==> 02-02: inputs <==
==> flow/design.v <==
module logarithm #(
	parameter n = 16,
	parameter m = 24,
	parameter k = 5 ,
	parameter p = 24
) (
	input        clk  ,  
	input        reset,  
	input        start,
	input  [0:n] x    ,
	output [1:p] y    ,
	output reg   done
);
	reg [2:0] current_state;
	reg [2:0] next_state   ;
	wire      z_gt2        ;
	wire      i_positive   ;
	reg [2:0] sel_z        ;
	reg       load_z       ;
	reg       sel_i        ;
	reg       load_i       ;
	reg       shift_y      ;
	reg  [  m+1:0] z           ;
	wire [  m+1:0] trunc_square;
	wire [  m+1:0] trunc_div   ;
	wire [  m+1:0] z_input     ;
	reg  [  k-1:0] i           ;
	wire [  k-1:0] i_input     ;
	wire [  k-1:0] i_minus_1   ;
	reg  [    1:p] yy          ;
	wire [    m:0] mult_in     ;
	wire [2*m+1:0] mult_out    ;
	assign z_input = (sel_z == 2'd00) ?  {1'b0, x, {(m-n){1'd0}}} :
	(sel_z == 2'd01) ? 	trunc_square :
	trunc_div;
	assign mult_in     = z[m:0];
	assign mult_out     = mult_in * mult_in;
	assign trunc_square = mult_out[2*m+1:m];
	assign trunc_div    = {1'd0, z[m+1:1]};
	always @(posedge clk or negedge reset) begin : proc_z
		if(~reset) begin
			z <= 0;
		end else begin
			if (load_z == 1'b1)
				z <= z_input;
		end
	end
	assign i_input = sel_i ? i_minus_1 : p;
	assign i_minus_1 = i - 1;
	wire [15:0] binary_p = p;
	always @(posedge clk or negedge reset) begin : proc_i
		if(~reset) begin
			i <= 0;
		end else begin
			if (load_i == 1'b1)
				i <= i_input;
		end
	end
	always @(posedge clk or negedge reset) begin : proc_yy
		if(~reset) begin
			yy <= 0;
		end else begin
			if (shift_y == 1'b1)
				yy <= {yy[2:p], z[m+1]};
		end
	end
	always @(posedge clk or negedge reset) begin : proc_current_state
		if(~reset) begin
			current_state <= 0;
		end else begin
			current_state <= next_state;
		end
	end
	assign i_positive = i ? 1 : 0;
	assign z_gt2 = z[m+1];
	assign y = yy;
	always @(*) begin
		next_state = current_state;
		case (current_state)
			3'd0 : begin
				if (~start)
					next_state = 3'd1;
			end
			3'd1 : begin
				if (start)
					next_state = 3'd2;
			end
			3'd2 : begin
				next_state = 3'd3;
			end
			3'd3 : begin
				next_state = 3'd4;
			end
			3'd4 : begin
				if (z_gt2)
					next_state = 3'd5;
				else
					next_state = 3'd6;
			end
			3'd5 : begin
				next_state = 3'd6;
			end
			3'd6 : begin
				if (i_positive)
					next_state = 3'd3;
				else
					next_state = 3'd0;
			end
			default : next_state = 3'd0;
		endcase
	end
	always @(*) begin
		case (current_state)
			3'd0, 3'd1: begin
				sel_z   = 2'b00;
				load_z  = 1'b0;
				sel_i   = 1'b0;
				load_i  = 1'b0;
				shift_y = 1'b0;
				done    = 1'b1;
			end
			3'd2 : begin
				sel_z   = 2'b00;
				load_z  = 1'b1;
				sel_i   = 1'b0;
				load_i  = 1'b1;
				shift_y = 1'b0;
				done    = 1'b0;
			end
			3'd3 : begin
				sel_z   = 2'b01;
				load_z  = 1'b1;
				sel_i   = 1'b1;
				load_i  = 1'b1;
				shift_y = 1'b0;
				done    = 1'b0;
			end
			3'd4 : begin
				sel_z   = 2'b00;
				load_z  = 1'b0;
				sel_i   = 1'b0;
				load_i  = 1'b0;
				shift_y = 1'b1;
				done    = 1'b0;
			end
			3'd5 : begin
				sel_z   = 2'b10;
				load_z  = 1'b1;
				sel_i   = 1'b0;
				load_i  = 1'b0;
				shift_y = 1'b0;
				done    = 1'b0;
			end
			3'd6 : begin
				sel_z   = 2'b00;
				load_z  = 1'b0;
				sel_i   = 1'b0;
				load_i  = 1'b0;
				shift_y = 1'b0;
				done    = 1'b0;
			end
			default : begin
				sel_z   = 2'b00;
				load_z  = 1'b0;
				sel_i   = 1'b0;
				load_i  = 1'b0;
				shift_y = 1'b0;
				done    = 1'b0;
			end
		endcase
	end
endmodule
==> flow/run.sh <==
#!/bin/bash
# the make line also repeats each setting of config.mk as NAME=value (left out here)
make -C /OpenROAD-flow-scripts/flow DESIGN_CONFIG=/design/flow/config.mk WORK_HOME=/design/flow/orfs CLKGATE_MAP_FILE= finish
==> flow/config.mk <==
export PLATFORM = sky130hd
export DESIGN_NAME = logarithm
export DESIGN_NICKNAME = logarithm
export VERILOG_FILES = /design/flow/design.v
export SDC_FILE = /design/flow/constraint.sdc
export NUM_CORES = 4
export LEC_CHECK = 0
export CAP_MARGIN = 20
export CORE_MARGIN = 2
export CORE_UTILIZATION = 71
export CTS_CLUSTER_DIAMETER = 44
export CTS_CLUSTER_SIZE = 31
export PLACE_DENSITY = 0.65
export SLEW_MARGIN = 20
==> flow/constraint.sdc <==
create_clock -name core_clock -period 8.37 [get_ports {clk}]
set_input_delay 1.6740 -clock core_clock [delete_from_list [all_inputs] [get_ports {clk}]]
set_output_delay 1.6740 -clock core_clock [all_outputs]
set_load 0.01 [all_outputs]
==> 11-26 (differences from 02-02) <==
Settings changed: ABC_AREA set to 1, CORE_UTILIZATION 71 to 52, CTS_CLUSTER_DIAMETER 44 to 372, CTS_CLUSTER_SIZE 31 to 98, PLACE_DENSITY 0.65 to 0.35, SETUP_SLACK_MARGIN set to 0.66.
==> flow/constraint.sdc (replaced) <==
create_clock -name core_clock -period 5.72 [get_ports {clk}]
set_input_delay 1.1440 -clock core_clock [delete_from_list [all_inputs] [get_ports {clk}]]
set_output_delay 1.1440 -clock core_clock [all_outputs]
set_load 0.01 [all_outputs]
==> results <==
item                                                                         02-02                  11-26
Post-Route M1 WL                                                          19600 um               27400 um
Critical Path Slowest Stage Cell                          sky130_fd_sc_hd__dfrtp_1  sky130_fd_sc_hd__fa_1
Met2 WL                                                                   24000 um               31100 um
Final core utilization                                                       0.766                  0.668
Fraction of area in clock buffers and inverters                             0.0128                 0.0110
Avg Cell Area, Syn                                                       9.23 um^2              7.77 um^2
Simple Share, Synth                                                          0.107                  0.157
Number of standard cells after synthesis                                      2182                   2794
Global placer's final weighted congestion                                    0.984                  0.935
Final setup viols                                                                0                     26
Number of ordinary inverters in the final layout                               677                    949
Area growth from synthesis to final layout                                   5.96%                  26.3%
Worst reg2reg startpoint                                         z[20]$_DFFE_PN0P_      z[19]$_DFFE_PN0P_
Critical Path Sink                                               z[21]$_DFFE_PN0P_       z[3]$_DFFE_PN0P_
Vias in the first global route                                               15852                  19445
Final routed wirelength across all metal layers                           50500 um               63100 um
Xor-xnor portion of the synthesized cell area                               0.0139                0.00565
Shortest clock period the worst path allows after layout                   7.93 ns                6.33 ns
Number of cells on the worst reg-to-reg path                                    21                     29
Fin crit share                                                               0.947                   1.11
Result of the run                                          complete, no violations        failed layout checks
Reasons for failing layout checks                                                -           setup timing
Detailed Place HPWL                                                       41200 um               52700 um
Final net count                                                               2873                   3800
Via total after detailed routing                                             14534                  18106
Wirelength per Cell                                                        19.5 um                17.2 um
